### flow/run.sh
#!/bin/bash
# the make line also repeats each setting of config.mk as NAME=value (left out here)
make -C /OpenROAD-flow-scripts/flow DESIGN_CONFIG=/design/flow/config.mk WORK_HOME=/design/flow/orfs CLKGATE_MAP_FILE= finish
### flow/config.mk
export PLATFORM = sky130hd
export DESIGN_NAME = WcaUpConverter
export DESIGN_NICKNAME = WcaUpConverter
export VERILOG_FILES = /design/flow/design.v
export SDC_FILE = /design/flow/constraint.sdc
export NUM_CORES = 4
export LEC_CHECK = 0
export ABC_AREA = 1
export CAP_MARGIN = 35
export CELL_PAD_IN_SITES_GLOBAL_PLACEMENT = 3
export CORE_MARGIN = 2
export CORE_UTILIZATION = 40
export CTS_CLUSTER_DIAMETER = 322
export CTS_CLUSTER_SIZE = 49
export PLACE_DENSITY = 0.35
export SLEW_MARGIN = 5
export TNS_END_PERCENT = 5
### flow/constraint.sdc
create_clock -name core_clock -period 8.0 [get_ports {clock}]
set_input_delay 1.6000 -clock core_clock [delete_from_list [all_inputs] [get_ports {clock}]]
set_output_delay 1.6000 -clock core_clock [all_outputs]
set_load 0.01 [all_outputs]
### flow/design.v
`timescale 1ns / 1ps
module WcaCicInterp
(
	input wire clock,
	input wire reset,
	input wire enable,
	input wire strobe_cic,
	input wire strobe_if,
	input wire [3:0] log2_rate,
	input  wire [15:0] data_in,
	output wire [15:0] data_out
);
reg [24+15:0] comb1;
reg [24+15:0] comb2;
reg [24+15:0] comb3;
reg [24+15:0] pipe1;
reg [24+15:0] pipe2;
reg [24+15:0] pipe3;
reg [24+15:0] integ1;  
reg [24+15:0] integ2;
reg [24+ 15:0] integ3;
always @(posedge clock)
	if(reset | ~enable)
		begin
			pipe1 <= 0;
			pipe2 <= 0;
			pipe3 <= 0;
			comb1 <= 0;
			comb2 <= 0;
			comb3 <= 0;	
		end
	else if (strobe_cic)
		begin
			comb1 <= data_in;
			pipe1 <= data_in - comb1;
			comb2 <= pipe1;
			pipe2 <= pipe1 - comb2;
			comb3 <= pipe2;
			pipe3 <= pipe2 - comb3;
		end
reg [15:0] data_store;
always @(posedge clock)
	if(reset | ~enable)
		begin
			integ1 <= 0;
			integ2 <= 0;
			integ3 <= 0;
		end
	else if (strobe_if)
		begin
			integ1 <= integ1 + pipe3; 
			integ2 <= integ2 + integ1; 
			integ3 <= integ3 + integ2; 
			case(log2_rate)
				4'h1:  data_store <= integ3[18:3];
				4'h2:  data_store <= integ3[21:6];
				4'h3:  data_store <= integ3[24:9];
				4'h4:  data_store <= integ3[27:12];
				4'h5:  data_store <= integ3[30:15];
				4'h6:  data_store <= integ3[33:18];
				4'h7:  data_store <= integ3[36:21];
				4'h8:  data_store <= integ3[39:24];
				default: data_store <= integ3[15:0];
			endcase
		end
assign data_out = data_store;
endmodule
`timescale 1 ns/100 ps
module WcaCordic12 (reset,ngreset,clock, strobeData, X0, Y0, A0, XN, YN, AN);
  parameter BIT_WIDTH   = 12;
  parameter ITERATIONS  = 12;
  parameter MODE        = 0;  
  input clock, reset, ngreset,strobeData;
  input signed  [BIT_WIDTH-1:0] X0, Y0, A0;
  output signed [BIT_WIDTH-1:0] XN, YN, AN;
  wire signed [BIT_WIDTH-1:0] x_w [ITERATIONS-1:1];
  wire signed [BIT_WIDTH-1:0] y_w [ITERATIONS-1:1];
  wire signed [BIT_WIDTH-1:0] a_w [ITERATIONS-1:1];
    localparam [143:0] arctanLUT = { 12'h0, 12'h1, 12'h1, 12'h3, 12'h5, 12'ha, 12'h14, 12'h29, 12'h51, 12'ha0, 12'h12e,  12'h200  };
    CordicCalc #(0,MODE,BIT_WIDTH) pcc_0(.reset(reset), .ngreset(ngreset), .clock(clock), .strobeData( strobeData),
               .X0(X0), .Y0(Y0), .A0(A0), .aRom(arctanLUT[BIT_WIDTH-1:0]),
               .XN(x_w[1]), .YN(y_w[1]), .AN(a_w[1])  );
    genvar i;
    generate for(i=1; i<ITERATIONS-1; i=i+1) begin: pcc_1
      CordicCalc #(i,MODE,BIT_WIDTH) pcc_1(.reset(reset), .ngreset(ngreset), .clock(clock), .strobeData( strobeData),
               .X0(x_w[i]), .Y0(y_w[i]), .A0(a_w[i]), .aRom(arctanLUT[(i+1)*BIT_WIDTH-1:i*BIT_WIDTH]),
               .XN(x_w[i+1]), .YN(y_w[i+1]), .AN(a_w[i+1])  );
    end
	endgenerate 
    CordicCalc #(ITERATIONS-1,MODE,BIT_WIDTH) pcc_2(.reset(reset),.ngreset(ngreset),.clock(clock), .strobeData( strobeData),
               .X0(x_w[ITERATIONS-1]), .Y0(y_w[ITERATIONS-1]), .A0(a_w[ITERATIONS-1]), 
               .aRom(arctanLUT[ITERATIONS*BIT_WIDTH-1:(ITERATIONS-1)*BIT_WIDTH]),
               .XN(XN), .YN(YN), .AN(AN)  );
endmodule
module CordicCalc(reset,ngreset,clock, strobeData, X0, Y0, A0, XN, YN, AN, aRom);
  parameter RSHIFT = 0;
  parameter MODE = 0;    
  parameter BIT_WIDTH = 12;
  input reset, ngreset, clock, strobeData;
  input  signed [BIT_WIDTH-1:0] X0, Y0, A0;
  input  signed [BIT_WIDTH-1:0] aRom;
  output signed [BIT_WIDTH-1:0] XN, YN, AN;
  wire d;
  reg signed [BIT_WIDTH-1:0] XN, YN, AN;
  assign d = (MODE==0)? A0[BIT_WIDTH-1] : ~Y0[BIT_WIDTH-1];  
  always @ (posedge clock) begin
      if(reset) begin
        AN <=  0;
        XN <=  0;
        YN <=  0;
      end
      else
        if (d & strobeData)    begin 
          AN <=  A0 + aRom; 
          XN <=  X0 + (Y0>>>RSHIFT);
          YN <=  Y0 - (X0>>>RSHIFT);
        end
        else if (strobeData)      begin 
          AN <=  A0 - aRom; 
          XN <=  X0 - (Y0>>>RSHIFT);
          YN <=  Y0 + (X0>>>RSHIFT);
        end       
  end   
endmodule
module WcaUpConverter
(
	input              	clock,
	input              	reset,
	input              	enable,
	input  	wire [7:0]  	cfg,				 
	input  	wire       		strobe_cic,   	 
	input  	wire [31:0] 	phase_cordic, 	 
	input		wire [3:0]  	log2_rate,
	input	  wire			strobe_if,
	input   wire	[31:0] iq_bb_in,
	output  reg		[23:0] iq_if_out
  );
  parameter MODE  =  4'hB; 		 
	wire  aclr = cfg[1];  
	wire [15:0] ihb_in = iq_bb_in[15:0];
	wire [15:0] qhb_in = iq_bb_in[31:16];
	wire [11:0] icor_in;
	wire [11:0] qcor_in;
	wire [23:0] cor_out;
	wire [15:0] icic_in;
	wire [15:0] qcic_in;
	wire hb_strobe_out;
	wire cic_strobe_out;
assign icic_in 		= ihb_in; 
assign qcic_in 		= qhb_in;
generate if( MODE & 3'h2)
  begin
  	wire [15:0] icic_out;
   wire [15:0] qcic_out;
   reg [15:0] icic_latch;
	reg [15:0] qcic_latch;
	WcaCicInterp cic_i (
	 .clock(clock), 
    .reset(reset | aclr), 
    .enable(enable), 
    .strobe_cic(strobe_cic), 
    .strobe_if(strobe_if), 
    .log2_rate(log2_rate), 
    .data_in(icic_in), 
    .data_out(icic_out)
    );
	WcaCicInterp cic_q (
    .clock(clock), 
    .reset(reset | aclr), 
    .enable(enable), 
    .strobe_cic(strobe_cic), 
    .strobe_if(strobe_if), 
    .log2_rate(log2_rate), 
    .data_in(qcic_in), 
    .data_out(qcic_out)
    );
	always @(posedge clock)
	begin
		if( strobe_if)
		 begin
			icic_latch<= icic_out;
			qcic_latch<= qcic_out;
		 end
	end	 
	wire bypassCic    	=  MODE[3] & cfg[3];
   assign icor_in 		= (bypassCic) ? icic_in[15:4] : icic_latch[15:4];
	assign qcor_in 		= (bypassCic) ? qcic_in[15:4] : qcic_latch[15:4] ;
	end
else 
 begin 
    assign icor_in 			= icic_in[15:4] ;
    assign qcor_in 			= qcic_in[15:4] ;
  end   
endgenerate
generate if( MODE & 3'h1)
  begin
  wire [11:0] icordicout_internal;
  wire [11:0] qcordicout_internal;
    reg [11:0] X0;
    reg [11:0] Y0;
    reg [11:0] A0;
    always @(posedge clock) 
     case({strobe_if, phase_cordic[31:30]})
       3'b101 :   
        begin            
            X0 <= -qcor_in;
            Y0 <= icor_in;
            A0 <= phase_cordic[31:20] - 12'h400;                    
        end
       3'b110 :  
        begin
            X0 <= qcor_in;
            Y0 <= -icor_in;
            A0 <= phase_cordic[31:20] + 12'h400;                    
        end
       3'b100:  
			begin
            X0 <= icor_in;
            Y0 <= qcor_in;
            A0 <= phase_cordic [31:20];
        end
       3'b111:  
			begin
            X0 <= icor_in;
            Y0 <= qcor_in;
            A0 <= phase_cordic [31:20];
        end
    endcase
    WcaCordic12  #(12,12,0) cordic
    ( 
       .ngreset(1'b1), .clock(clock),.reset(reset | aclr), .strobeData(strobe_if),
       .X0(X0), .Y0(Y0),.A0(A0),
       .XN(icordicout_internal), .YN(qcordicout_internal), .AN() 
    );	 
	wire bypassCordic    = MODE[3] & cfg[2];
	assign cor_out = (bypassCordic) ? {qcor_in, icor_in} : {qcordicout_internal, icordicout_internal};
  end
else  
  begin
    assign cor_out = {qcor_in, icor_in};
  end
endgenerate 
	always @(posedge clock)
	begin
		if( strobe_if)	iq_if_out <= cor_out;
	end
endmodule  
==> results.txt, run 1 <==
top cells by count, synth - nand2_1, inv_1, nor2_1, a21oi_1, dfxtp_1
Post-Syn Nets - 15144
XOR Share, Synth - 4.96%
Top cell area share - 22.3%
post-synthesis cell area - 88500 µm²
Die H - 475 µm
Main synth FF type - dfxtp_1
Site Rows - 172
area fraction in mux cells - 0%
flops & latches, synth - 1096
cell type with the largest total area - dfxtp_1
aoi share - 15.5%
status - did not finish
die width - 475 µm
Synth warnings - 15
Cell Type Count - 51
error msg - [ERROR GPL-0301] Utilization 100.274 % exceeds 100%.
DIE AREA - 225000 µm²
syn_area_per_cell - 6.23 µm²
count leader, synth - nand2_1
Synth async-reset ratio - 0%
# Cells Yosys - 14219
Largest logic family - simple AND/OR/NAND/NOR gates
Core Region - 220000 µm²
Cells after Synth - 14219
biggest area cells - dfxtp_1, nand2_1, ha_1, inv_1, nor2_1
synthesis area per yosys - 88500 µm²
FP Core Util - 40.3%
Last stage - 3_1_place_gp_skip_io
register area share after synthesis - 26.0%
Adder Area Share - 12.4%
simple share - 29.3%
Post-synth EDFFs - 108
==> run 2, diff against run 1 <==
- ABC_AREA: 1 -> unset
- CAP_MARGIN: 35 -> 20
- CTS_CLUSTER_DIAMETER: 322 -> unset
- CTS_CLUSTER_SIZE: 49 -> 64
- GPL_TIMING_DRIVEN: unset -> 0
- PLACE_DENSITY: 0.35 -> unset
- SLEW_MARGIN: 5 -> 20
- TNS_END_PERCENT: 5 -> unset
- clock period: 8.0 -> 7.88 ns (I/O delays scaled with it)
==> results.txt, run 2 <==
status - complete, no violations
Crit Path Category - input pin to flip-flop
Cell Type Count - 92 (+80%)
Vias/cell - 5.45
Antenna Nets Post-Route - 0
critical path endpoint - genblk2.cordic.pcc_1[3].pcc_1.YN[11]
Final Cycle Share - 90.8%
Cells after Synth - 9061 (-36%)
slew margin rel. - 18.2%
clock tree sinks - 1096
HP Start - genblk1.cic_q.data_store[14]
Setup crit start kind - input pin
final WL - 271000 µm
cell type with the largest total area - dfxtp_1
Leak - 36.7 nW
pwr dens - 260 nW/µm²
register area share after synthesis - 30.7% (+4.7 points)
crit-path max FO - 49
Remaining DRCs - 0
vias in the first global route - 63868
CTS Root Cell - clkbuf_16
crit-path max cell delay - 860 ps
simple share - 14.7% (-15 points)
Data arrival, critical path - 7800 ps
PostCTS Resize Cnt - 0
r2r startpoint - genblk2.cordic.pcc_1[2].pcc_1.AN[11]
Synth warnings - 15 (unchanged)
tool warnings - 97
Post-Syn Nets - 9986 (-34%)
Seq group - 0.00646 W
Cell Area, Placed - 79400 µm²
fmax - 0.140 GHz
clock-pin slew on the worst setup and hold paths - 70 ps
CTS Hold Bufs - 0
Finished Cell Area - 84100 µm²
reg2reg setup slack - 3340 ps
Avg WL per Cell - 22.8 µm
count leader, synth - nor2_1
die width - 437 µm (-7.8%)
clk pwr - 0.00663 W
cells along the critical path - buf_4 -> clkbuf_1 -> clkbuf_1 -> nand2_1 -> clkinv_1 -> clkbuf_1 -> nor2_1 -> xnor2_1 -> ha_1 -> o21ai_0 -> a21boi_0 -> o21ai_0 -> a21boi_0 -> o21ai_0 -> a21boi_0 -> o21ai_0 -> a21oi_1 -> xor2_1 -> a211oi_1
CTS tree - yes
RSZ-0062 raised after global routing - false
CTS buffer count - 143
peak supply drop - 0.398 mV
area grow syn2layout - 11.9%
Post-synth EDFFs - 108 (unchanged)
most used cell, CP - o21ai_0
GR Util All Layers - 27.8%
launch point of the worst path - strobe_if
clock latency on the worst-skew pair - 820 ps
critical path's slowest cell - clkbuf_1
H-Tree Depth - 4
XOR Share, Synth - 7.85% (+2.9 points)
Adder Area Share - 14.6% (+2.2 points)
sw frac - 38.0%
DIE AREA - 191000 µm² (-15%)
area fraction in mux cells - 7.22% (+7.2 points)
post-layout net count - 10221
Top cell area share - 26.3% (+4.0 points)
share of power burned in registers - 29.5%
max_cap viols - 0
port bufs - 74
I/O pin count - 105
Main synth FF type - dfxtp_1
setup repair bufs after CTS - 0
critical path's top delay family - buffers and inverters
RD Place Congestion - 0.921
global-route wire length before repair - 404000 µm
# Cells Yosys - 9061 (-36%)
Top pwr grp - combinational cells
aoi share - 20.3% (+4.8 points)
maximum clock path buffer count - 3
FP Core Util - 40.1% (-0.14 points)
aggregate global routing overflow - 0
reg2reg path depth - 16
DR iter-0 viols - 3622
Site Rows - 159 (-7.6%)
Hold EP - genblk1.qcic_latch[14]
initial antenna violation count - 16
flops & latches, synth - 1096 (unchanged)
top cells by count, synth - nor2_1, dfxtp_1, ha_1, a21oi_1, nand2_1
final slew viol count - 0
Crit. End Element - flip-flop
biggest area cells - dfxtp_1, ha_1, mux2i_1, nor2_1, xnor2_1
via count - 64854
setup_tns - 0 ps
P_comb - 0.00880 W
Core Region - 187000 µm² (-15%)
final setup vio count - 0
Pre-Repair DR Iteration Count - 8
Fin. Hold Viols - 0
Period minus WS final - 7150 ps
synthesis area per yosys - 75100 µm² (-15%)
Largest logic family - AND-OR/OR-AND gates
internal power - 0.0136 W
Synth async-reset ratio - 0% (unchanged)
R2R Path End - genblk2.cordic.pcc_1[3].pcc_1.YN[11]
detailed placement HPWL - 216000 µm
Clock Power Share - 30.3%
clk_skew - 30.2 ps
hold crit path type - flip-flop to flip-flop
post-synthesis cell area - 75100 µm² (-15%)
critical path depth in cells - 19
combinational group share of total power - 40.2%
Buffers & Inverters on Critical Path - 5
largest net degree at the start of global routing - 50
syn_area_per_cell - 8.29 µm² (+33%)
Worst-Margin Slew - 1230 ps
Switch Pwr - 0.00833 W
hold depth - 0
Die H - 437 µm (-7.8%)
Req. time, crit path - 8530 ps
## run 2: final cells by class
class / instances / area, µm²
Tap cell: 2495 / 3120
Fill cell: 18797 / 103000
Clock inverter: 52 / 500
Antenna cell: 3 / 7.51
Inverter: 538 / 2020
Buffer: 390 / 1530
Timing Repair Buffer: 90 / 1110
Sequential cell: 1096 / 23000
Multi-Input combinational cell: 7037 / 48600
Clock buffer: 203 / 4190
## run 2: through the flow
step / std cells / hold WS (ps) / utilization, % / setup WS, ps / power, W
detailed placement: 11645 / 405 / 42.4 / -60.9 / 0.0154
finish: 11904 / 393 / 44.9 / 726 / 0.0219
global placement: 11630 / 401 / 42.2 / -1880 / 0.0153
CTS: 11900 / 402 / 44.9 / 784 / 0.0221
floorplan: 9061 / 400 / - / 2620 / 0.0129
global route: 11903 / 411 / 44.9 / 406 / 0.0234
## run 2: metal layers
layer  GRT usage (%)  wire [µm]  share of wire (%)  vias up
met5               0         12             0.0044        -
met4            11.3      11200                4.1        2
met3            3.24       9910                3.7      415
met2            49.5     134000                 49     1186
met1            33.8     117000                 43    30825
li1                -          -                  -    32426
==> run 3, diff against run 2 <==
- CELL_PAD_IN_SITES_DETAIL_PLACEMENT: unset -> 1
- CELL_PAD_IN_SITES_GLOBAL_PLACEMENT: 3 -> 1
- CORE_ASPECT_RATIO: unset -> 0.93
- CORE_MARGIN: 2 -> 5
- CORE_UTILIZATION: 40 -> 64
- CTS_CLUSTER_DIAMETER: unset -> 240
- CTS_CLUSTER_SIZE: 64 -> unset
- GPL_TIMING_DRIVEN: 0 -> unset
- MIN_ROUTING_LAYER: unset -> met2
- clock period: 7.88 -> 8.0 ns (I/O delays scaled with it)
==> results.txt, run 3 <==
syn_area_per_cell - 8.29 µm² (unchanged)
top cells by count, synth - nor2_1, dfxtp_1, ha_1, a21oi_1, nand2_1
Site Rows - 121 (-24%)
Cell Area, Placed - 76900 µm² (-3.2%)
Main synth FF type - dfxtp_1
CTS Hold Bufs - 0 (unchanged)
detailed placement HPWL - 189000 µm (-13%)
Synth warnings - 15 (unchanged)
Post-synth EDFFs - 108 (unchanged)
simple share - 14.7% (unchanged)
die width - 365 µm (-16%)
# Cells Yosys - 9061 (unchanged)
clock tree sinks - 1096 (unchanged)
PostCTS Resize Cnt - 0 (unchanged)
setup repair bufs after CTS - 0 (unchanged)
count leader, synth - nor2_1
CTS Root Cell - clkbuf_16
error msg - [ERROR GRT-0116] Global routing finished with congestion. Check the congestion regions in the DRC Viewer.
DIE AREA - 124000 µm² (-35%)
Die H - 340 µm (-22%)
maximum clock path buffer count - 3 (unchanged)
flops & latches, synth - 1096 (unchanged)
synthesis area per yosys - 75100 µm² (unchanged)
port bufs - 79 (+6.8%)
aggregate global routing overflow - 20
Synth async-reset ratio - 0% (unchanged)
dpl ws - 1700 ps (+1760 ps)
XOR Share, Synth - 7.85% (unchanged)
Last stage - 5_1_grt
GR Util All Layers - 80.3%
Cell Type Count - 92 (unchanged)
Adder Area Share - 14.6% (unchanged)
Placed Cells - 10337 (-11%)
biggest area cells - dfxtp_1, ha_1, mux2i_1, nor2_1, xnor2_1
Top cell area share - 26.3% (unchanged)
H-Tree Depth - 3 (-1)
register area share after synthesis - 30.7% (unchanged)
aoi share - 20.3% (unchanged)
cell type with the largest total area - dfxtp_1
FP Core Util - 64.3% (+24 points)
Post-Syn Nets - 9986 (unchanged)
I/O pin count - 105 (unchanged)
status - did not finish
area fraction in mux cells - 7.22% (unchanged)
Cells after Synth - 9061 (unchanged)
Core Region - 117000 µm² (-38%)
CTS buffer count - 120 (-16%)
RD Place Congestion - 1.00 (+8.6%)
post-synthesis cell area - 75100 µm² (unchanged)
Largest logic family - AND-OR/OR-AND gates
-- run 3: routing by layer --
| layer | global-route usage, % | GRT overflow |
|---|---|---|
| met1 | - | - |
| met2 | 85.6 | 1 |
| met4 | 63.3 | 14 |
| met3 | 87.6 | 4 |
| met5 | 54.3 | 1 |
-- run 3: through the flow --
| step | hold slack, ps | total power [W] |
|---|---|---|
| 3_5_place_dp | 406 | 0.0153 |
| 3_3_place_gp | 402 | 0.0142 |
| 2_1_floorplan | 400 | 0.0127 |
| 4_1_cts | 423 | 0.0225 |
==> run 4, diff against run 3 <==
- CELL_PAD_IN_SITES_DETAIL_PLACEMENT: 1 -> unset
- CELL_PAD_IN_SITES_GLOBAL_PLACEMENT: 1 -> unset
- CORE_ASPECT_RATIO: 0.93 -> unset
- CORE_MARGIN: 5 -> 2
- CORE_UTILIZATION: 64 -> 66
- CTS_CLUSTER_DIAMETER: 240 -> unset
- MIN_ROUTING_LAYER: met2 -> unset
- clock period: 8.0 -> 6.36 ns (I/O delays scaled with it)
==> results.txt, run 4 <==
XOR Share, Synth - 7.85% (unchanged)
top cells by count, synth - nor2_1, dfxtp_1, ha_1, a21oi_1, nand2_1
CTS Root Cell - clkbuf_16
# Cells Yosys - 9061 (unchanged)
hold depth - 0
Pre-Repair DR Iteration Count - 6
clock latency on the worst-skew pair - 740 ps
DR iter-0 viols - 4273
reg2reg path depth - 13
Post-Syn Nets - 9986 (unchanged)
flops & latches, synth - 1096 (unchanged)
Data arrival, critical path - 4920 ps
Avg WL per Cell - 17.9 µm
setup_tns - 0 ps
critical path depth in cells - 17
launch point of the worst path - strobe_if
aoi share - 20.3% (unchanged)
share of power burned in registers - 31.3%
status - complete, no violations
Buffers & Inverters on Critical Path - 3
slew margin rel. - 22.2%
setup repair bufs after CTS - 0 (unchanged)
Top cell area share - 26.3% (unchanged)
clock tree sinks - 1096 (unchanged)
FP Core Util - 66.7% (+2.4 points)
final setup vio count - 0
Cell Type Count - 92 (unchanged)
fmax - 0.230 GHz
Top pwr grp - combinational cells
Seq group - 0.00798 W
Combinational Area - 48700 µm²
tool warnings - 118
Remaining DRCs - 0
DIE AREA - 117000 µm² (-6.3%)
area grow syn2layout - 7.92%
max_cap viols - 0
final WL - 188000 µm
via count - 63151
cells along the critical path - buf_8 -> nand2_1 -> inv_1 -> buf_4 -> nor2_1 -> xnor2_1 -> ha_1 -> o21ai_0 -> a21boi_0 -> o21ai_0 -> a21boi_0 -> o21ai_0 -> a21boi_0 -> o21ai_0 -> a21oi_1 -> xnor2_1 -> a21oi_1
critical path endpoint - genblk2.cordic.pcc_1[1].pcc_1.YN[11]
syn_area_per_cell - 8.29 µm² (unchanged)
Switch Pwr - 0.00924 W
PostCTS Resize Cnt - 0 (unchanged)
maximum clock path buffer count - 3 (unchanged)
clk pwr - 0.00727 W
Crit Path Category - input pin to flip-flop
die width - 341 µm (-6.5%)
Die H - 341 µm (+0.29%)
cell type with the largest total area - dfxtp_1
Vias/cell - 6.00
clock-pin slew on the worst setup and hold paths - 60 ps
internal power - 0.0162 W
aggregate global routing overflow - 0
Final Cycle Share - 68.3%
peak supply drop - 0.298 mV
CTS buffer count - 119 (-0.83%)
Main synth FF type - dfxtp_1
Fillers - 9026
hold crit path type - flip-flop to flip-flop
Antenna Nets Post-Route - 0
Period minus WS final - 4350 ps
register area - 23000 µm²
Largest logic family - AND-OR/OR-AND gates
Synth warnings - 15 (unchanged)
register area share after synthesis - 30.7% (unchanged)
CTS Hold Bufs - 0 (unchanged)
Synth async-reset ratio - 0% (unchanged)
initial antenna violation count - 12
global-route wire length before repair - 304000 µm
post-synthesis cell area - 75100 µm² (unchanged)
P_comb - 0.0102 W
I/O pin count - 105 (unchanged)
synthesis area per yosys - 75100 µm² (unchanged)
CTS tree - yes
Worst-Margin Slew - 1160 ps
Adder Area Share - 14.6% (unchanged)
Setup crit start kind - input pin
Fin. Hold Viols - 0
R2R Path End - genblk1.cic_i.integ3[38]
r2r startpoint - genblk1.cic_i.integ2[0]
most used cell, CP - o21ai_0
Core Region - 113000 µm² (-3.6%)
Hold EP - genblk1.qcic_latch[11]
Cells after Synth - 9061 (unchanged)
port bufs - 79 (unchanged)
GR Util All Layers - 31.4%
RSZ-0062 raised after global routing - false
simple share - 14.7% (unchanged)
Crit. End Element - flip-flop
Post-Route Utilization - 72.0%
final slew viol count - 0
largest net degree at the start of global routing - 161
HP Start - genblk1.cic_q.data_store[11]
count leader, synth - nor2_1
clk_skew - 31.9 ps
RD Place Congestion - 0.910 (-9.0%)
post-layout net count - 9855
Leak - 36.0 nW
combinational group share of total power - 40.2%
crit-path max FO - 45
Req. time, crit path - 6940 ps
Site Rows - 123 (+1.7%)
critical path's slowest cell - nand2_1
vias in the first global route - 59912
area fraction in mux cells - 7.22% (unchanged)
detailed placement HPWL - 139000 µm (-27%)
overall power - 0.0255 W
sw frac - 36.3%
crit-path max cell delay - 430 ps
H-Tree Depth - 3 (unchanged)
critical path's top delay family - AND-OR/OR-AND gates
reg2reg setup slack - 2530 ps
Post-synth EDFFs - 108 (unchanged)
biggest area cells - dfxtp_1, ha_1, mux2i_1, nor2_1, xnor2_1
Clock Power Share - 28.5%
pwr dens - 314 nW/µm²
-- run 4: cell type report --
class	count	area share (%)
Tap cell	1500	2.32
Clock inverter	59	0.905
Antenna cell	3	0.00926
Clock buffer	160	4.21
Timing Repair Buffer	138	1.63
Sequential cell	1096	28.4
Multi-Input combinational cell	7037	60.0
Inverter	538	2.50
-- run 4: layer usage --
| layer | global-route usage, % | share of wire, % |
|---|---|---|
| met1 | 40.7 | 45 |
| met2 | 53.8 | 47 |
| met3 | 3.83 | 4.9 |
| met4 | 11.1 | 3.4 |
| met5 | 0 | 0.036 |
-- run 4: stage by stage --
stage                     instance area [µm²]  cells  hold WS [ps]  worst slack [ps]
after CTS                               81000  10528           410              2120
after global placement                  76900  10309           402              1430
after detailed placement                76900  10309           405              1380
final                                   81100  10531           412              2010
after global routing                    81000  10528           425              1650
after floorplan                         75100   9061           400              1410
==> run 5, diff against run 4 <==
- ABC_AREA: unset -> 0
- CELL_PAD_IN_SITES_GLOBAL_PLACEMENT: unset -> 0
- CORE_UTILIZATION: 66 -> 72
- CTS_CLUSTER_DIAMETER: unset -> 97
- CTS_CLUSTER_SIZE: unset -> 74
- MAX_ROUTING_LAYER: unset -> met4
- MIN_ROUTING_LAYER: unset -> met1
- PLACE_DENSITY_LB_ADDON: unset -> 0.25
- SETUP_SLACK_MARGIN: unset -> 0.42
- SLEW_MARGIN: 20 -> 35
- TNS_END_PERCENT: unset -> 90
- clock period: 6.36 -> 3.0 ns (I/O delays scaled with it)
==> results.txt, run 5 <==
aoi share - 20.3% (unchanged)
maximum clock path buffer count - 3 (unchanged)
Last stage - 5_1_grt
die width - 327 µm (-4.2%)
status - did not finish
RD Place Congestion - 0.959 (+5.3%)
simple share - 14.7% (unchanged)
Main synth FF type - dfxtp_1
post-synthesis cell area - 75100 µm² (unchanged)
Placed Cells - 11148 (+8.1%)
DIE AREA - 107000 µm² (-8.2%)
Core Region - 103000 µm² (-8.1%)
syn_area_per_cell - 8.29 µm² (unchanged)
register area share after synthesis - 30.7% (unchanged)
Top cell area share - 26.3% (unchanged)
clock tree sinks - 1096 (unchanged)
aggregate global routing overflow - 1156
# Cells Yosys - 9061 (unchanged)
FP Core Util - 72.6% (+5.9 points)
Cells after Synth - 9061 (unchanged)
error msg - [ERROR GRT-0232] Routing congestion too high. Check the congestion heatmap in the GUI.
synthesis area per yosys - 75100 µm² (unchanged)
CTS Root Cell - clkbuf_16
XOR Share, Synth - 7.85% (unchanged)
cell type with the largest total area - dfxtp_1
I/O pin count - 105 (unchanged)
GR Util All Layers - 87.2%
detailed placement HPWL - 160000 µm (+15%)
area fraction in mux cells - 7.22% (unchanged)
H-Tree Depth - 2 (-1)
Post-Syn Nets - 9986 (unchanged)
Largest logic family - AND-OR/OR-AND gates
count leader, synth - nor2_1
flops & latches, synth - 1096 (unchanged)
top cells by count, synth - nor2_1, dfxtp_1, ha_1, a21oi_1, nand2_1
Post-synth EDFFs - 108 (unchanged)
Cell Area, Placed - 85000 µm² (+11%)
Site Rows - 118 (-4.1%)
Adder Area Share - 14.6% (unchanged)
Die H - 327 µm (-4.2%)
Synth warnings - 15 (unchanged)
Cell Type Count - 92 (unchanged)
CTS Hold Bufs - 0 (unchanged)
CTS buffer count - 42 (-65%)
port bufs - 79 (unchanged)
Synth async-reset ratio - 0% (unchanged)
biggest area cells - dfxtp_1, ha_1, mux2i_1, nor2_1, xnor2_1
run 5: metrics by stage:
step	setup slack [ps]	TNS (ps)	power, W
floorplan	-277	-6160	0.0348
global placement	-906	-47600	0.0431
detailed placement	-957	-74200	0.0445
CTS	-61.1	-428	0.0567
run 5: what timing repair did:
action | 4_1_cts
endpoints found under the setup margin | 431
resized | 896
setup buffers | 248
cloned | 2
endpoints found under the hold margin | 0
pin swaps | 579
run 5: layer usage:
layer	GRT overflow	GRT usage [%]
met1	56	84.4
met2	606	99.7
met3	113	74.3
met4	381	88.8
met5	-	-
==> run 6, diff against run 5 <==
- CELL_PAD_IN_SITES_DETAIL_PLACEMENT: unset -> 1
- CELL_PAD_IN_SITES_GLOBAL_PLACEMENT: 0 -> 2
- CORE_UTILIZATION: 72 -> 58
- CTS_CLUSTER_DIAMETER: 97 -> unset
- CTS_CLUSTER_SIZE: 74 -> 25
- GPL_ROUTABILITY_DRIVEN: unset -> 1
- GPL_TIMING_DRIVEN: unset -> 1
- HOLD_SLACK_MARGIN: unset -> -0.07
- MAX_ROUTING_LAYER: met4 -> unset
- MIN_ROUTING_LAYER: met1 -> met2
- PLACE_DENSITY_LB_ADDON: 0.25 -> unset
- SETUP_SLACK_MARGIN: 0.42 -> -0.1
- TNS_END_PERCENT: 90 -> unset
- clock period: 3.0 -> 7.88 ns (I/O delays scaled with it)
==> results.txt, run 6 <==
cell type with the largest total area - dfxtp_1
post-synthesis cell area - 75100 µm² (unchanged)
simple share - 14.7% (unchanged)
Site Rows - 132 (+12%)
area fraction in mux cells - 7.22% (unchanged)
Last stage - 3_1_place_gp_skip_io
DIE AREA - 132000 µm² (+24%)
count leader, synth - nor2_1
register area share after synthesis - 30.7% (unchanged)
Synth warnings - 15 (unchanged)
XOR Share, Synth - 7.85% (unchanged)
top cells by count, synth - nor2_1, dfxtp_1, ha_1, a21oi_1, nand2_1
error msg - [ERROR GPL-0301] Utilization 104.874 % exceeds 100%.
status - did not finish
Synth async-reset ratio - 0% (unchanged)
Post-synth EDFFs - 108 (unchanged)
Die H - 364 µm (+11%)
biggest area cells - dfxtp_1, ha_1, mux2i_1, nor2_1, xnor2_1
FP Core Util - 58.2% (-14 points)
die width - 364 µm (+11%)
Cells after Synth - 9061 (unchanged)
flops & latches, synth - 1096 (unchanged)
Largest logic family - AND-OR/OR-AND gates
Core Region - 129000 µm² (+25%)
Adder Area Share - 14.6% (unchanged)
Cell Type Count - 92 (unchanged)
Post-Syn Nets - 9986 (unchanged)
# Cells Yosys - 9061 (unchanged)
aoi share - 20.3% (unchanged)
Main synth FF type - dfxtp_1
syn_area_per_cell - 8.29 µm² (unchanged)
Top cell area share - 26.3% (unchanged)
synthesis area per yosys - 75100 µm² (unchanged)
==> run 7, diff against run 6 <==
- CAP_MARGIN: 20 -> 40
- CELL_PAD_IN_SITES_DETAIL_PLACEMENT: 1 -> unset
- CELL_PAD_IN_SITES_GLOBAL_PLACEMENT: 2 -> 0
- CORE_UTILIZATION: 58 -> 72
- CTS_CLUSTER_DIAMETER: unset -> 373
- CTS_CLUSTER_SIZE: 25 -> 24
- GPL_ROUTABILITY_DRIVEN: 1 -> unset
- GPL_TIMING_DRIVEN: 1 -> unset
- HOLD_SLACK_MARGIN: -0.07 -> unset
- MAX_ROUTING_LAYER: unset -> met4
- MIN_ROUTING_LAYER: met2 -> met1
- PLACE_DENSITY_LB_ADDON: unset -> 0.28
- SETUP_SLACK_MARGIN: -0.1 -> 0.27
- SLEW_MARGIN: 35 -> 10
- TNS_END_PERCENT: unset -> 90
- clock period: 7.88 -> 1.774 ns (I/O delays scaled with it)
==> results.txt, run 7 <==
biggest area cells - dfxtp_1, ha_1, mux2i_1, nor2_1, xnor2_1
area fraction in mux cells - 7.22% (unchanged)
RD Place Congestion - 1.03
Adder Area Share - 14.6% (unchanged)
error msg - [ERROR DPL-0038] Utilization greater than 100%, impossible to legalize
register area share after synthesis - 30.7% (unchanged)
Last stage - 4_1_cts
status - did not finish
Synth async-reset ratio - 0% (unchanged)
flops & latches, synth - 1096 (unchanged)
# Cells Yosys - 9061 (unchanged)
Cell Type Count - 92 (unchanged)
FP Core Util - 72.6% (+14 points)
dpl ws - -1920 ps
Site Rows - 118 (-11%)
Die H - 327 µm (-10%)
syn_area_per_cell - 8.29 µm² (unchanged)
I/O pin count - 105
synthesis area per yosys - 75100 µm² (unchanged)
post-synthesis cell area - 75100 µm² (unchanged)
Core Region - 103000 µm² (-20%)
Top cell area share - 26.3% (unchanged)
DIE AREA - 107000 µm² (-19%)
Placed Cells - 12596
count leader, synth - nor2_1
Largest logic family - AND-OR/OR-AND gates
Synth warnings - 15 (unchanged)
top cells by count, synth - nor2_1, dfxtp_1, ha_1, a21oi_1, nand2_1
port bufs - 79
XOR Share, Synth - 7.85% (unchanged)
Post-Syn Nets - 9986 (unchanged)
aoi share - 20.3% (unchanged)
Main synth FF type - dfxtp_1
simple share - 14.7% (unchanged)
detailed placement HPWL - 251000 µm
die width - 327 µm (-10%)
cell type with the largest total area - dfxtp_1
Cells after Synth - 9061 (unchanged)
Post-synth EDFFs - 108 (unchanged)
==> run 7: metrics by stage <==
stage / instance area [µm²] / total power (W)
3_3_place_gp: 98200 / 0.0784
2_1_floorplan: 78600 / 0.0595
3_5_place_dp: 98200 / 0.0861
==> run 8, diff against run 7 <==
- ABC_AREA: 0 -> 1
- CAP_MARGIN: 40 -> 20
- CTS_CLUSTER_SIZE: 24 -> unset
- MAX_ROUTING_LAYER: met4 -> met5
- PLACE_DENSITY: unset -> 0.62
- PLACE_DENSITY_LB_ADDON: 0.28 -> unset
- SETUP_SLACK_MARGIN: 0.27 -> -0.12
- clock period: 1.774 -> 3.0 ns (I/O delays scaled with it)
==> results.txt, run 8 <==
status - complete, no violations
HP Start - strobe_cic
largest net degree at the start of global routing - 165
CTS buffer count - 118
Remaining DRCs - 0
final setup margin - 122 ps
Main synth FF type - dfxtp_1
simple share - 29.3% (+15 points)
peak supply drop - 0.851 mV
Placed Cells - 15842 (+26%)
DR iter-0 viols - 9113
sw frac - 34.8%
fin cells - 16068
Worst-Margin Slew - 884 ps
CTS Root Cell - clkbuf_16
CTS tree - yes
Top cell area share - 22.3% (-4.0 points)
die width - 355 µm (+8.5%)
most crowded layer after global routing - met2
Die H - 355 µm (+8.5%)
Req. time, crit path - 3700 ps
post-layout net count - 15262
count leader, synth - nand2_1
maximum clock path buffer count - 3
# Cells Yosys - 14219 (+57%)
final WL - 254000 µm
setup repair bufs after CTS - 0
vias in the first global route - 87847
Data arrival, critical path - 3580 ps
critical path's slowest cell - fa_1
slew margin rel. - 41.0%
overall power - 0.0457 W
top cells by count, synth - nand2_1, inv_1, nor2_1, a21oi_1, dfxtp_1
P_comb - 0.0141 W
clock latency on the worst-skew pair - 790 ps
post-synthesis cell area - 88500 µm² (+18%)
reg2reg path depth - 10
Core Region - 122000 µm² (+18%)
global-route wire length before repair - 415000 µm
launch point of the worst path - genblk1.cic_i.pipe1[0]
FP Core Util - 72.7% (+0.084 points)
clk_skew - 64.9 ps
met2 usage - 69.4%
critical path endpoint - genblk1.cic_i.pipe2[16]
register area share after synthesis - 26.0% (-4.7 points)
Cells after Synth - 14219 (+57%)
XOR Share, Synth - 4.96% (-2.9 points)
Fin. Hold Viols - 0
clk pwr - 0.0157 W
Pre-Repair DR Iteration Count - 12
Switch Pwr - 0.0159 W
worst hold slack - 287 ps
Seq group - 0.0160 W
critical path depth in cells - 10
Vias/cell - 5.74
area grow syn2layout - 8.99%
area fraction in mux cells - 0% (-7.2 points)
R2R Path End - genblk1.cic_i.pipe2[16]
hold depth - 3
Setup crit start kind - flip-flop
detailed placement HPWL - 194000 µm (-23%)
dpl ws - -138 ps (+1780 ps)
GR Util All Layers - 39.3%
pwr dens - 474 nW/µm²
Site Rows - 128 (+8.5%)
Buffers & Inverters on Critical Path - 1
Top pwr grp - registers
cells along the critical path - inv_1 -> ha_1 -> fa_1 -> nor3_2 -> o21ai_0 -> o21ai_1 -> a21oi_1 -> fa_1 -> or2_2 -> a21oi_1
Post-synth EDFFs - 108 (unchanged)
clock-pin slew on the worst setup and hold paths - 60 ps
max_cap viols - 0
fmax - 0.347 GHz
Period minus WS final - 2880 ps
Crit Path Category - flip-flop to flip-flop
synthesis area per yosys - 88500 µm² (+18%)
final slew viol count - 0
GR Util met1 - 47.1%
Adder Area Share - 12.4% (-2.2 points)
crit-path max FO - 3
crit-path max cell delay - 450 ps
DIE AREA - 126000 µm² (+18%)
Post-Syn Nets - 15144 (+52%)
cell type with the largest total area - dfxtp_1
RD Place Congestion - 1.05 (+2.1%)
internal power - 0.0298 W
flops & latches, synth - 1096 (unchanged)
initial antenna violation count - 4
Final Cycle Share - 95.9%
Synth warnings - 15 (unchanged)
clock tree sinks - 1096
aggregate global routing overflow - 0
GR Layer Usage met3 - 5.03%
H-Tree Depth - 3
r2r startpoint - genblk1.cic_i.pipe1[0]
final setup vio count - 0
Hold EP - genblk1.cic_q.comb3[6]
Synth async-reset ratio - 0% (unchanged)
hold crit path type - input pin to flip-flop
port bufs - 79 (unchanged)
I/O pin count - 105 (unchanged)
Largest logic family - simple AND/OR/NAND/NOR gates
Leak - 51.9 nW
share of power burned in registers - 35.0%
biggest area cells - dfxtp_1, nand2_1, ha_1, inv_1, nor2_1
Fillers - 9280
critical path's top delay family - adder cells
combinational group share of total power - 30.8%
Crit. End Element - flip-flop
via count - 92163
tool warnings - 106
aoi share - 15.5% (-4.8 points)
Cell Type Count - 51 (-45%)
Clock Power Share - 34.2%
reg2reg setup slack - 120 ps
Avg WL per Cell - 15.8 µm
syn_area_per_cell - 6.23 µm² (-25%)
Antenna Nets Post-Route - 0
## run 8: layout make-up
class	count	area, µm²	area share (%)
multi-input combinational	10358	55000	57.0
clock buffer	156	3290	3.41
timing repair buffer	378	3330	3.45
sequential	1096	23000	23.9
inverter	2385	8980	9.30
tap	1625	2030	2.11
antenna	5	12.5	0.0130
clock inverter	65	876	0.908
## run 8: through the flow
stage	setup TNS (ps)	instance area [µm²]	util, %
floorplan	-174	88500	-
global placement	-117	92300	75.7
detailed placement	-708	92300	75.7
CTS	-108	96500	79.2
global route	-428	96500	79.2
finish	0	96500	79.2
## run 8: routing by layer
metal | vias up | share of wire [%]
li1 | 45574 | -
met1 | 41694 | 39
met3 | 946 | 7.9
met5 | - | 0.0051
met2 | 3947 | 47
met4 | 2 | 5.2
## run 8: timing repair
item | in CTS | in global routing
endpoints found under the setup margin | 0 | 6
hold buffers | 0 | 0
resized | 0 | 5
==> run 9, diff against run 8 <==
- ABC_AREA: 1 -> unset
- CELL_PAD_IN_SITES_GLOBAL_PLACEMENT: 0 -> unset
- CORE_UTILIZATION: 72 -> 40
- CTS_CLUSTER_DIAMETER: 373 -> unset
- MAX_ROUTING_LAYER: met5 -> unset
- MIN_ROUTING_LAYER: met1 -> unset
- PLACE_DENSITY: 0.62 -> unset
- SETUP_SLACK_MARGIN: -0.12 -> -0.27
- SLEW_MARGIN: 10 -> 20
- TNS_END_PERCENT: 90 -> unset
- clock period: 3.0 -> 5.3 ns (I/O delays scaled with it)
==> results.txt, run 9 <==
aggregate global routing overflow - 0 (unchanged)
peak supply drop - 0.258 mV (-70%)
clock-pin slew on the worst setup and hold paths - 60 ps (about the same)
aoi share - 20.3% (+4.8 points)
Post-synth EDFFs - 108 (unchanged)
setup_tns - 0 ps (unchanged)
Synth warnings - 15 (unchanged)
register area share after synthesis - 30.7% (+4.7 points)
Data arrival, critical path - 4800 ps (+1220 ps)
Fillers - 18296 (+97%)
maximum clock path buffer count - 3 (unchanged)
# Cells Yosys - 9061 (-36%)
Crit. End Element - flip-flop
crit-path max FO - 38 (+35)
Period minus WS final - 4160 ps
clk_skew - 30.4 ps (-34.4 ps)
flops & latches, synth - 1096 (unchanged)
biggest area cells - dfxtp_1, ha_1, mux2i_1, nor2_1, xnor2_1
final WL - 194000 µm (-24%)
Top pwr grp - combinational cells
Synth async-reset ratio - 0% (unchanged)
launch point of the worst path - strobe_if
top cells by count, synth - nor2_1, dfxtp_1, ha_1, a21oi_1, nand2_1
HP Start - genblk1.cic_i.data_store[15]
internal power - 0.0200 W (-33%)
critical path's top delay family - AND-OR/OR-AND gates
pwr dens - 373 nW/µm² (-21%)
max_cap viols - 0 (unchanged)
Die H - 437 µm (+23%)
Remaining DRCs - 0 (unchanged)
Adder Area Share - 14.6% (+2.2 points)
Core Region - 187000 µm² (+54%)
count leader, synth - nor2_1
Seq group - 0.00956 W (-40%)
r2r startpoint - genblk1.cic_q.integ1[0]
share of power burned in registers - 30.8% (-4.2 points)
Avg WL per Cell - 16.8 µm (+5.9%)
hold depth - 0 (-3)
port bufs - 79 (unchanged)
CTS buffer count - 136 (+15%)
via count - 62037 (-33%)
final slew viol count - 0 (unchanged)
post-layout net count - 9923 (-35%)
critical path's slowest cell - o21ai_0
crit-path max cell delay - 740 ps (+290 ps)
combinational group share of total power - 38.9% (+8.1 points)
dpl ws - 358 ps (+496 ps)
status - complete, no violations
P_comb - 0.0120 W (-15%)
detailed placement HPWL - 145000 µm (-25%)
cells along the critical path - buf_8 -> nand2_1 -> o21ai_0 -> ha_1 -> a21oi_1 -> o21bai_1 -> a21oi_1 -> o21bai_1 -> a21oi_1 -> o21ai_0 -> o41ai_1 -> xnor3_1 -> mux2i_1 -> nor2_1
Placed Cells - 11355 (-28%)
GR Util All Layers - 19.7% (-20 points)
Buffers & Inverters on Critical Path - 1 (unchanged)
clock latency on the worst-skew pair - 790 ps (about the same)
clock tree sinks - 1096 (unchanged)
RD Place Congestion - 0.884 (-16%)
XOR Share, Synth - 7.85% (+2.9 points)
Antenna Nets Post-Route - 0 (unchanged)
area fraction in mux cells - 7.22% (+7.2 points)
CTS tree - yes
Fin. Hold Viols - 0 (unchanged)
slew margin rel. - 24.0% (-17 points)
fin cells - 11600 (-28%)
Req. time, crit path - 5940 ps (+2240 ps)
fmax - 0.240 GHz
Leak - 36.4 nW (-30%)
largest net degree at the start of global routing - 151 (-8.5%)
PostCTS Resize Cnt - 0 (unchanged)
FP Core Util - 40.1% (-33 points)
RSZ-0062 raised after global routing - false
synthesis area per yosys - 75100 µm² (-15%)
final setup margin - 1140 ps (+1020 ps)
vias in the first global route - 60058 (-32%)
tool warnings - 98 (-7.5%)
hold crit path type - flip-flop to flip-flop
I/O pin count - 105 (unchanged)
Worst-Margin Slew - 1130 ps (+247 ps)
most used cell, CP - a21oi_1
Cell Type Count - 92 (+80%)
R2R Path End - genblk1.cic_q.integ1[38]
CTS Root Cell - clkbuf_16
reg2reg path depth - 13 (+3)
Vias/cell - 5.35 (-6.8%)
Switch Pwr - 0.0110 W (-31%)
clk pwr - 0.00939 W (-40%)
Top cell area share - 26.3% (+4.0 points)
Largest logic family - AND-OR/OR-AND gates
CTS Hold Bufs - 0 (unchanged)
reg2reg setup slack - 1480 ps (+1360 ps)
die width - 437 µm (+23%)
Final Cycle Share - 78.5% (-17 points)
Finished Cell Area - 83000 µm² (-14%)
area grow syn2layout - 10.6%
Hold EP - genblk1.icic_latch[15]
final setup vio count - 0 (unchanged)
initial antenna violation count - 6 (+2)
DIE AREA - 191000 µm² (+52%)
Setup crit start kind - input pin
Pre-Repair DR Iteration Count - 8 (-4)
Cells after Synth - 9061 (-36%)
simple share - 14.7% (-15 points)
post-synthesis cell area - 75100 µm² (-15%)
cell type with the largest total area - dfxtp_1
syn_area_per_cell - 8.29 µm² (+33%)
Clock Power Share - 30.3% (-3.9 points)
setup repair bufs after CTS - 0 (unchanged)
Cell Area, Placed - 78500 µm² (-15%)
Site Rows - 159 (+24%)
Main synth FF type - dfxtp_1
Post-Syn Nets - 9986 (-34%)
critical path depth in cells - 14 (+4)
sw frac - 35.6% (+0.80 points)
Crit Path Category - input pin to flip-flop
DR iter-0 viols - 3952 (-57%)
critical path endpoint - genblk2.cordic.pcc_1[10].pcc_1.XN[11]
global-route wire length before repair - 313000 µm (-25%)
H-Tree Depth - 4 (+1)
[run 9: layout make-up]
class                      instances  area (µm²)  area share (%)
clock buffer                     192        3970            4.79
timing repair buffer             189        1720            2.07
clock inverter                    50         510           0.615
inverter                         538        2030            2.44
multi-input combinational       7037       48700            58.6
tap                             2495        3120            3.76
sequential                      1096       23000            27.7
antenna                            3        7.51         0.00904
[run 9: through the flow]
| step | utilization, % | total power [W] | hold slack (ps) |
|---|---|---|---|
| floorplan | - | 0.0192 | 400 |
| detailed placement | 42.0 | 0.0217 | 405 |
| global placement | 42.0 | 0.0216 | 401 |
| global route | 44.4 | 0.0333 | 426 |
| finish | 44.4 | 0.0310 | 418 |
| CTS | 44.4 | 0.0313 | 420 |
[run 9: routing by layer]
metal  track usage, %  share of wire (%)  vias up
met2             34.2                 47     1080
met1             25.0                 46    28797
li1                 -                  -    31823
met4             7.03                3.5        0
met5                0                  0        -
met3             2.39                3.6      337
==> run 10, diff against run 9 <==
- CORE_UTILIZATION: 40 -> 66
- SETUP_SLACK_MARGIN: -0.27 -> 1.66
- clock period: 5.3 -> 5.73 ns (I/O delays scaled with it)
==> results.txt, run 10 <==
Synth warnings - 15 (unchanged)
Post-Syn Nets - 9986 (unchanged)
register area share after synthesis - 30.7% (unchanged)
final WL - 189000 µm (-3.0%)
Vias/cell - 6.00 (+12%)
Cell Area, Placed - 77000 µm² (-2.0%)
most crowded layer after global routing - met2
Core Region - 113000 µm² (-40%)
most used cell, CP - o21ai_0
vias in the first global route - 60201 (+0.24%)
Cells after Synth - 9061 (unchanged)
detailed placement HPWL - 139000 µm (-4.5%)
crit-path max cell delay - 450 ps (-290 ps)
Top cell area share - 26.3% (unchanged)
via count - 63306 (+2.0%)
Final Cycle Share - 67.7% (-11 points)
internal power - 0.0181 W (-9.5%)
Synth async-reset ratio - 0% (unchanged)
fmax - 0.258 GHz
Top pwr grp - combinational cells
cell type with the largest total area - dfxtp_1
H-Tree Depth - 3 (-1)
clk_skew - 17.8 ps (-12.7 ps)
sw frac - 36.3% (+0.67 points)
DR iter-0 viols - 4506 (+14%)
Switch Pwr - 0.0103 W (-6.8%)
port bufs - 79 (unchanged)
P_comb - 0.0114 W (-5%)
maximum clock path buffer count - 3 (unchanged)
Largest logic family - AND-OR/OR-AND gates
largest net degree at the start of global routing - 152 (+0.66%)
simple share - 14.7% (unchanged)
clock tree sinks - 1096 (unchanged)
flops & latches, synth - 1096 (unchanged)
GR Util met1 - 41.1% (+16 points)
count leader, synth - nor2_1
Leak - 36.0 nW (-1.1%)
hold depth - 0 (unchanged)
I/O pin count - 105 (unchanged)
Setup crit start kind - input pin
register area - 23000 µm² (unchanged)
Die H - 341 µm (-22%)
reg2reg path depth - 13 (unchanged)
CTS tree - yes
crit-path max FO - 3 (-92%)
critical path's top delay family - AND-OR/OR-AND gates
Period minus WS final - 3880 ps
HP Start - genblk1.cic_i.data_store[15]
pwr dens - 349 nW/µm² (-6.5%)
post-synthesis cell area - 75100 µm² (unchanged)
share of power burned in registers - 31.3% (+0.5 points)
status - complete, no violations
launch point of the worst path - iq_bb_in[17]
combinational group share of total power - 40.1% (+1.2 points)
Data arrival, critical path - 4500 ps (-300 ps)
aggregate global routing overflow - 0 (unchanged)
Crit Path Category - input pin to flip-flop
max_cap viols - 0 (unchanged)
cells along the critical path - clkdlybuf4s50_1 -> ha_1 -> nor2b_1 -> o21ai_0 -> a21boi_0 -> o21a_1 -> o21ai_0 -> nand2_1 -> and4_1 -> nor3_1 -> o41a_1 -> nor4_1 -> or3b_2
setup_tns - 0 ps (unchanged)
final setup margin - 1850 ps (+714 ps)
final setup vio count - 0 (unchanged)
reg2reg setup slack - 1970 ps (+490 ps)
GR Layer Usage met3 - 4.34% (+1.9 points)
initial antenna violation count - 5 (-1)
Req. time, crit path - 6350 ps (+410 ps)
R2R Path End - genblk1.cic_q.integ1[38]
Clock Power Share - 28.6% (-1.7 points)
clock latency on the worst-skew pair - 750 ps (-40 ps)
GR Util All Layers - 31.6% (+12 points)
Hold EP - genblk1.icic_latch[15]
biggest area cells - dfxtp_1, ha_1, mux2i_1, nor2_1, xnor2_1
Adder Area Share - 14.6% (unchanged)
die width - 341 µm (-22%)
final slew viol count - 0 (unchanged)
clk pwr - 0.00811 W (-14%)
synthesis area per yosys - 75100 µm² (unchanged)
Finished Cell Area - 81200 µm² (-2.2%)
CTS Root Cell - clkbuf_16
RSZ-0062 raised after global routing - true
critical path's slowest cell - or3b_2
FP Core Util - 66.7% (+27 points)
Crit. End Element - flip-flop
Avg WL per Cell - 17.9 µm (+6.7%)
area grow syn2layout - 8.08%
XOR Share, Synth - 7.85% (unchanged)
slew margin rel. - 25.0% (+0.98 points)
Site Rows - 123 (-23%)
Pre-Repair DR Iteration Count - 7 (-1)
Antenna Nets Post-Route - 0 (unchanged)
aoi share - 20.3% (unchanged)
peak supply drop - 0.330 mV (+28%)
CTS buffer count - 119 (-13%)
post-layout net count - 9862 (-0.61%)
critical path depth in cells - 13 (-1)
Cell Type Count - 92 (unchanged)
Fillers - 9006 (-51%)
Main synth FF type - dfxtp_1
# Cells Yosys - 9061 (unchanged)
met2 usage - 53.1% (+19 points)
hold crit path type - flip-flop to flip-flop
syn_area_per_cell - 8.29 µm² (unchanged)
Remaining DRCs - 0 (unchanged)
dpl ws - 1000 ps (+643 ps)
clock-pin slew on the worst setup and hold paths - 60 ps (about the same)
Combinational Area - 48700 µm² (about the same)
Seq group - 0.00887 W (-7.2%)
Buffers & Inverters on Critical Path - 1 (unchanged)
area fraction in mux cells - 7.22% (unchanged)
Post-synth EDFFs - 108 (unchanged)
Worst-Margin Slew - 1120 ps (-14.6 ps)
top cells by count, synth - nor2_1, dfxtp_1, ha_1, a21oi_1, nand2_1
Fin. Hold Viols - 0 (unchanged)
RD Place Congestion - 0.918 (+3.8%)
DIE AREA - 117000 µm² (-39%)
critical path endpoint - genblk1.cic_q.pipe1[15]
tool warnings - 114 (+16%)
r2r startpoint - genblk1.cic_q.integ1[0]
global-route wire length before repair - 306000 µm (-2.2%)
run 10: final cells by class:
cell class | count | area share (%)
well taps | 1500 | 2.31
repair buffers | 145 | 1.74
inverters | 538 | 2.51
multi-input cells | 7037 | 60.0
diodes | 2 | 0.00617
flip-flops and latches | 1096 | 28.4
clock buffers | 160 | 4.08
clock inverters | 67 | 0.994
run 10: per-stage QoR:
| step | hold slack [ps] | total power (W) | utilization (%) | std cells |
|---|---|---|---|---|
| 3_5_place_dp | 405 | 0.0202 | 68.3 | 10314 |
| 5_1_grt | 421 | 0.0302 | 72.1 | 10543 |
| 6_report | 415 | 0.0283 | 72.1 | 10545 |
| 3_3_place_gp | 401 | 0.0199 | 68.3 | 10313 |
| 2_1_floorplan | 400 | 0.0178 | - | 9061 |
| 4_1_cts | 417 | 0.0284 | 72.0 | 10541 |
run 10: layer usage:
metal | part of all wire (%) | wire length, µm | vias up
li1 | - | - | 31631
met1 | 44 | 83900 | 29669
met2 | 46 | 87300 | 1596
met3 | 5.3 | 9980 | 402
met4 | 3.9 | 7450 | 8
met5 | 0.025 | 48 | -
run 10: what timing repair did:
action | CTS | global route
hold buffers | 0 | 0
setup buffers | 0 | 2
resized | 0 | 13
endpoints found under the setup margin | 0 | 35
==> run 11, diff against run 10 <==
- CAP_MARGIN: 20 -> 5
- CORE_ASPECT_RATIO: unset -> 0.87
- CORE_UTILIZATION: 66 -> 72
- PLACE_DENSITY: unset -> 0.69
- SETUP_SLACK_MARGIN: 1.66 -> 0.84
- clock period: 5.73 -> 3.28 ns (I/O delays scaled with it)
==> results.txt, run 11 <==
status - complete, but fails checks
Failing Checks - setup timing
RD Place Congestion - 0.972 (+5.9%)
clock-pin slew on the worst setup and hold paths - 70 ps (about the same)
Top cell area share - 26.3% (unchanged)
r2r startpoint - genblk1.cic_i.pipe3[6]
# Cells Yosys - 9061 (unchanged)
combinational group share of total power - 49.8% (+9.7 points)
CTS tree - yes
Combinational Area - 53300 µm² (+9.4%)
die width - 350 µm (+2.6%)
I/O pin count - 105 (unchanged)
Period minus WS final - 3550 ps
clk_skew - 47.1 ps (+29.3 ps)
cells along the critical path - ha_1 -> a21oi_1 -> o21ai_1 -> a21oi_1 -> inv_1 -> a31oi_4 -> o21a_1 -> o211ai_1 -> a21o_1 -> a21oi_2 -> buf_6 -> or4_4 -> nand3_2
DIE AREA - 107000 µm² (-8.2%)
initial antenna violation count - 11 (+6)
Cells after Synth - 9061 (unchanged)
aggregate global routing overflow - 0 (unchanged)
register area - 23300 µm² (+1.1%)
overall power - 0.0592 W (+110%)
Post-Syn Nets - 9986 (unchanged)
slew margin rel. - 28.3% (+3.3 points)
XOR Share, Synth - 7.85% (unchanged)
Vias/cell - 6.79 (+13%)
internal power - 0.0361 W (+100%)
Top pwr grp - combinational cells
Core Region - 103000 µm² (-8.1%)
Main synth FF type - dfxtp_1
critical path's top delay family - AND-OR/OR-AND gates
GR Util All Layers - 41.0% (+9.4 points)
Worst-Margin Slew - 1080 ps (-41.0 ps)
flops & latches, synth - 1096 (unchanged)
Finished Cell Area - 92300 µm² (+14%)
Fin. Hold Viols - 0 (unchanged)
worst hold slack - 193 ps (-222 ps)
Req. time, crit path - 4030 ps (-2320 ps)
Data arrival, critical path - 4300 ps (-200 ps)
Die H - 305 µm (-11%)
critical path depth in cells - 13 (unchanged)
CTS Root Cell - clkbuf_16
critical path endpoint - genblk1.cic_i.integ1[32]
maximum clock path buffer count - 3 (unchanged)
count leader, synth - nor2_1
final setup vio count - 22 (+22)
Fillers - 4743 (-47%)
top cells by count, synth - nor2_1, dfxtp_1, ha_1, a21oi_1, nand2_1
Setup crit start kind - flip-flop
syn_area_per_cell - 8.29 µm² (unchanged)
HP Start - iq_bb_in[16]
via count - 76282 (+20%)
area fraction in mux cells - 7.22% (unchanged)
peak supply drop - 0.680 mV (+110%)
Remaining DRCs - 0 (unchanged)
final slew viol count - 0 (unchanged)
DR iter-0 viols - 10677 (+140%)
H-Tree Depth - 3 (unchanged)
Clock Power Share - 23.8% (-4.8 points)
clk pwr - 0.0141 W (+74%)
area grow syn2layout - 22.8%
max_cap viols - 0 (unchanged)
reg2reg path depth - 13 (unchanged)
cell type with the largest total area - dfxtp_1
launch point of the worst path - genblk1.cic_i.pipe3[6]
tool warnings - 109 (-4.4%)
critical path's slowest cell - o21ai_1
Cell Area, Placed - 81800 µm² (+6.3%)
crit-path max FO - 5 (+2)
post-synthesis cell area - 75100 µm² (unchanged)
Synth async-reset ratio - 0% (unchanged)
Seq group - 0.0156 W (+76%)
Switch Pwr - 0.0231 W (+120%)
register area share after synthesis - 30.7% (unchanged)
setup_tns - -1720 ps (-1720 ps)
share of power burned in registers - 26.3% (-5.0 points)
Cell Type Count - 92 (unchanged)
vias in the first global route - 70178 (+17%)
CTS buffer count - 114 (-4.2%)
synthesis area per yosys - 75100 µm² (unchanged)
Leak - 40.9 nW (+13%)
FP Core Util - 72.6% (+5.9 points)
Site Rows - 110 (-11%)
Pre-Repair DR Iteration Count - 12 (+5)
global-route wire length before repair - 360000 µm (+18%)
dpl ws - -614 ps (-1620 ps)
crit-path max cell delay - 550 ps (+100 ps)
aoi share - 20.3% (unchanged)
Largest logic family - AND-OR/OR-AND gates
Post-synth EDFFs - 108 (unchanged)
Crit. End Element - flip-flop
R2R Path End - genblk1.cic_i.integ1[32]
pwr dens - 642 nW/µm² (+84%)
biggest area cells - dfxtp_1, ha_1, mux2i_1, nor2_1, xnor2_1
final WL - 269000 µm (+43%)
clock latency on the worst-skew pair - 810 ps (+60 ps)
largest net degree at the start of global routing - 134 (-12%)
Crit Path Category - flip-flop to flip-flop
clock tree sinks - 1096 (unchanged)
Avg WL per Cell - 23.9 µm (+34%)
final setup margin - -271 ps (-2120 ps)
simple share - 14.7% (unchanged)
RSZ-0062 raised after global routing - true
post-layout net count - 10660 (+8.1%)
hold crit path type - input pin to flip-flop
most used cell, CP - a21oi_1
Buffers & Inverters on Critical Path - 2 (+1)
P_comb - 0.0295 W (+160%)
Synth warnings - 15 (unchanged)
detailed placement HPWL - 155000 µm (+12%)
Antenna Nets Post-Route - 0 (unchanged)
Final Cycle Share - 108% (+41 points)
Hold EP - genblk1.cic_q.comb1[0]
fmax - 0.282 GHz
reg2reg setup slack - -270 ps (-2240 ps)
hold depth - 3 (+3)
sw frac - 39.0% (+2.8 points)
Adder Area Share - 14.6% (unchanged)
port bufs - 79 (unchanged)
[run 11: timing repair]
item	CTS	global route
hold buffers	0	0
setup endpoints to repair	515	594
cloned	1	1
pin swaps	244	490
setup buffers	112	152
gates resized	446	726
[run 11: area by class of cell]
| cell class | count | area share (%) |
|---|---|---|
| clock inverter | 61 | 0.812 |
| inverter | 538 | 2.27 |
| multi-input combinational | 7038 | 57.8 |
| antenna | 5 | 0.0136 |
| sequential | 1096 | 25.2 |
| tap | 1400 | 1.90 |
| clock buffer | 153 | 3.48 |
| timing repair buffer | 947 | 8.53 |
[run 11: per-stage QoR]
stage,util (%),instances
3_3_place_gp,79.1,10753
4_1_cts,85.5,11080
2_1_floorplan,-,9061
5_1_grt,89.1,11235
6_report,89.1,11238
3_5_place_dp,79.1,10753
[run 11: per-layer routing]
metal / wire, µm / share of wire, % / track usage [%]
met5: 84 / 0.031 / 0
met4: 21900 / 8.1 / 21.2
met3: 30900 / 11 / 8.51
met2: 120000 / 45 / 68.0
met1: 96000 / 36 / 50.2
==> run 12, diff against run 11 <==
- CORE_ASPECT_RATIO: 0.87 -> unset
- CORE_UTILIZATION: 72 -> 70
- PLACE_DENSITY: 0.69 -> unset
- SETUP_SLACK_MARGIN: 0.84 -> 0.17
- clock period: 3.28 -> 3.15 ns (I/O delays scaled with it)
==> results.txt, run 12 <==
final slew viol count - 0 (unchanged)
critical path endpoint - genblk1.cic_i.integ2[39]
Synth warnings - 15 (unchanged)
crit-path max FO - 4 (-1)
DIE AREA - 110000 µm² (+2.8%)
RD Place Congestion - 0.961 (-1.1%)
CTS tree - yes
post-synthesis cell area - 75100 µm² (unchanged)
die width - 332 µm (-5.3%)
global-route wire length before repair - 347000 µm (-3.6%)
Avg WL per Cell - 21.3 µm (-11%)
Fin. Hold Viols - 0 (unchanged)
crit-path max cell delay - 390 ps (-160 ps)
share of power burned in registers - 26.5% (+0.2 points)
overall power - 0.0610 W (+3.0%)
synthesis area per yosys - 75100 µm² (unchanged)
largest net degree at the start of global routing - 140 (+4.5%)
Buffers & Inverters on Critical Path - 1 (-1)
clk_skew - 27.3 ps (-19.8 ps)
XOR Share, Synth - 7.85% (unchanged)
syn_area_per_cell - 8.29 µm² (unchanged)
critical path's slowest cell - a2111oi_4
Post-Route Utilization - 86.1% (-3.1 points)
GR Util All Layers - 37.9% (-3.1 points)
port bufs - 79 (unchanged)
dpl ws - -718 ps (-104 ps)
peak supply drop - 0.736 mV (+8.3%)
Worst-Margin Slew - 1050 ps (-24.4 ps)
vias in the first global route - 68838 (-1.9%)
hold crit path type - input pin to flip-flop
Failing Checks - setup timing
Core Region - 107000 µm² (+3.1%)
Antenna Nets Post-Route - 0 (unchanged)
CTS Root Cell - clkbuf_16
top cells by count, synth - nor2_1, dfxtp_1, ha_1, a21oi_1, nand2_1
r2r startpoint - genblk1.cic_i.integ2[0]
cells along the critical path - buf_4 -> ha_4 -> a21oi_4 -> o21ai_2 -> a2111oi_4 -> o32a_1 -> nor4_4 -> o2111ai_2 -> a21oi_2 -> or2_4 -> a311o_1 -> a31oi_1 -> mux2i_1
flops & latches, synth - 1096 (unchanged)
P_comb - 0.0293 W (about the same)
Main synth FF type - dfxtp_1
aoi share - 20.3% (unchanged)
CTS buffer count - 116 (+1.8%)
Top cell area share - 26.3% (unchanged)
Crit Path Category - flip-flop to flip-flop
Largest logic family - AND-OR/OR-AND gates
critical path depth in cells - 13 (unchanged)
count leader, synth - nor2_1
initial antenna violation count - 9 (-2)
FP Core Util - 70.4% (-2.2 points)
final setup margin - -152 ps (+119 ps)
register area share after synthesis - 30.7% (unchanged)
maximum clock path buffer count - 3 (unchanged)
Pre-Repair DR Iteration Count - 9 (-3)
Cell Type Count - 92 (unchanged)
pwr dens - 664 nW/µm² (+3.4%)
Adder Area Share - 14.6% (unchanged)
HP Start - strobe_cic
RSZ-0062 raised after global routing - true
Crit. End Element - flip-flop
hold depth - 3 (unchanged)
fmax - 0.303 GHz (+7.5%)
internal power - 0.0384 W (+6.4%)
critical path's top delay family - AND-OR/OR-AND gates
max_cap viols - 0 (unchanged)
R2R Path End - genblk1.cic_i.integ2[39]
Post-Syn Nets - 9986 (unchanged)
sw frac - 37.0% (-2.0 points)
simple share - 14.7% (unchanged)
Seq group - 0.0162 W (+4%)
area fraction in mux cells - 7.22% (unchanged)
Synth async-reset ratio - 0% (unchanged)
Clock Power Share - 25.6% (+1.8 points)
cell type with the largest total area - dfxtp_1
H-Tree Depth - 3 (unchanged)
tool warnings - 106 (-2.8%)
combinational group share of total power - 48.0% (-1.8 points)
area grow syn2layout - 22.3%
Vias/cell - 6.47 (-4.7%)
Final Cycle Share - 105% (-3.4 points)
Req. time, crit path - 3800 ps (-230 ps)
clock latency on the worst-skew pair - 750 ps (-60 ps)
Site Rows - 120 (+9.1%)
detailed placement HPWL - 153000 µm (-0.85%)
final WL - 241000 µm (-10%)
Die H - 332 µm (+8.6%)
Cells after Synth - 9061 (unchanged)
final setup vio count - 8 (-64%)
Data arrival, critical path - 3950 ps (-350 ps)
biggest area cells - dfxtp_1, ha_1, mux2i_1, nor2_1, xnor2_1
DR iter-0 viols - 7343 (-31%)
Leak - 41.2 nW (+0.87%)
clock-pin slew on the worst setup and hold paths - 70 ps (about the same)
Top pwr grp - combinational cells
I/O pin count - 105 (unchanged)
aggregate global routing overflow - 0 (unchanged)
Post-synth EDFFs - 108 (unchanged)
Switch Pwr - 0.0226 W (-2.3%)
worst hold slack - 295 ps (+102 ps)
Hold EP - genblk1.cic_q.pipe3[29]
clk pwr - 0.0156 W (+10%)
post-layout net count - 10732 (+0.68%)
Period minus WS final - 3300 ps (-249 ps)
clock tree sinks - 1096 (unchanged)
reg2reg path depth - 13 (unchanged)
Remaining DRCs - 0 (unchanged)
slew margin rel. - 29.9% (+1.6 points)
setup_tns - -378 ps (+1340 ps)
status - complete, but fails checks
launch point of the worst path - genblk1.cic_i.integ2[0]
reg2reg setup slack - -150 ps (+120 ps)
Setup crit start kind - flip-flop
via count - 73163 (-4.1%)
# Cells Yosys - 9061 (unchanged)
## run 12: final cells by class
cell class              instances  area (µm²)
flip-flops and latches       1096       23200
diodes                          2        5.00
fillers                      5576       14900
repair buffers               1018        8330
inverters                     538        2070
multi-input cells            7037       52200
well taps                    1403        1760
clock buffers                 165        3560
clock inverters                55         827
## run 12: stage by stage
step           cell area [µm²]  cells
2_1_floorplan            76000   9061
3_3_place_gp             83000  10909
3_5_place_dp             83000  10909
4_1_cts                  88800  11210
5_1_grt                  91900  11312
6_report                 91900  11314
## run 12: per-layer routing
layer / track usage (%) / vias up / part of all wire, %
met4: 18.4 / 10 / 6.9
met5: 0 / - / 0.023
met1: 46.4 / 34529 / 37
met2: 65.8 / 3955 / 47
met3: 4.74 / 1239 / 8.3
li1: - / 33430 / -
## run 12: timing repair
item	4_1_cts	5_1_grt
gates resized	232	606
hold buffers	0	0
setup endpoints to repair	180	255
pin swaps	149	453
gates cloned	1	0
setup buffers	80	102
Power and IR drop assume default switching activity.
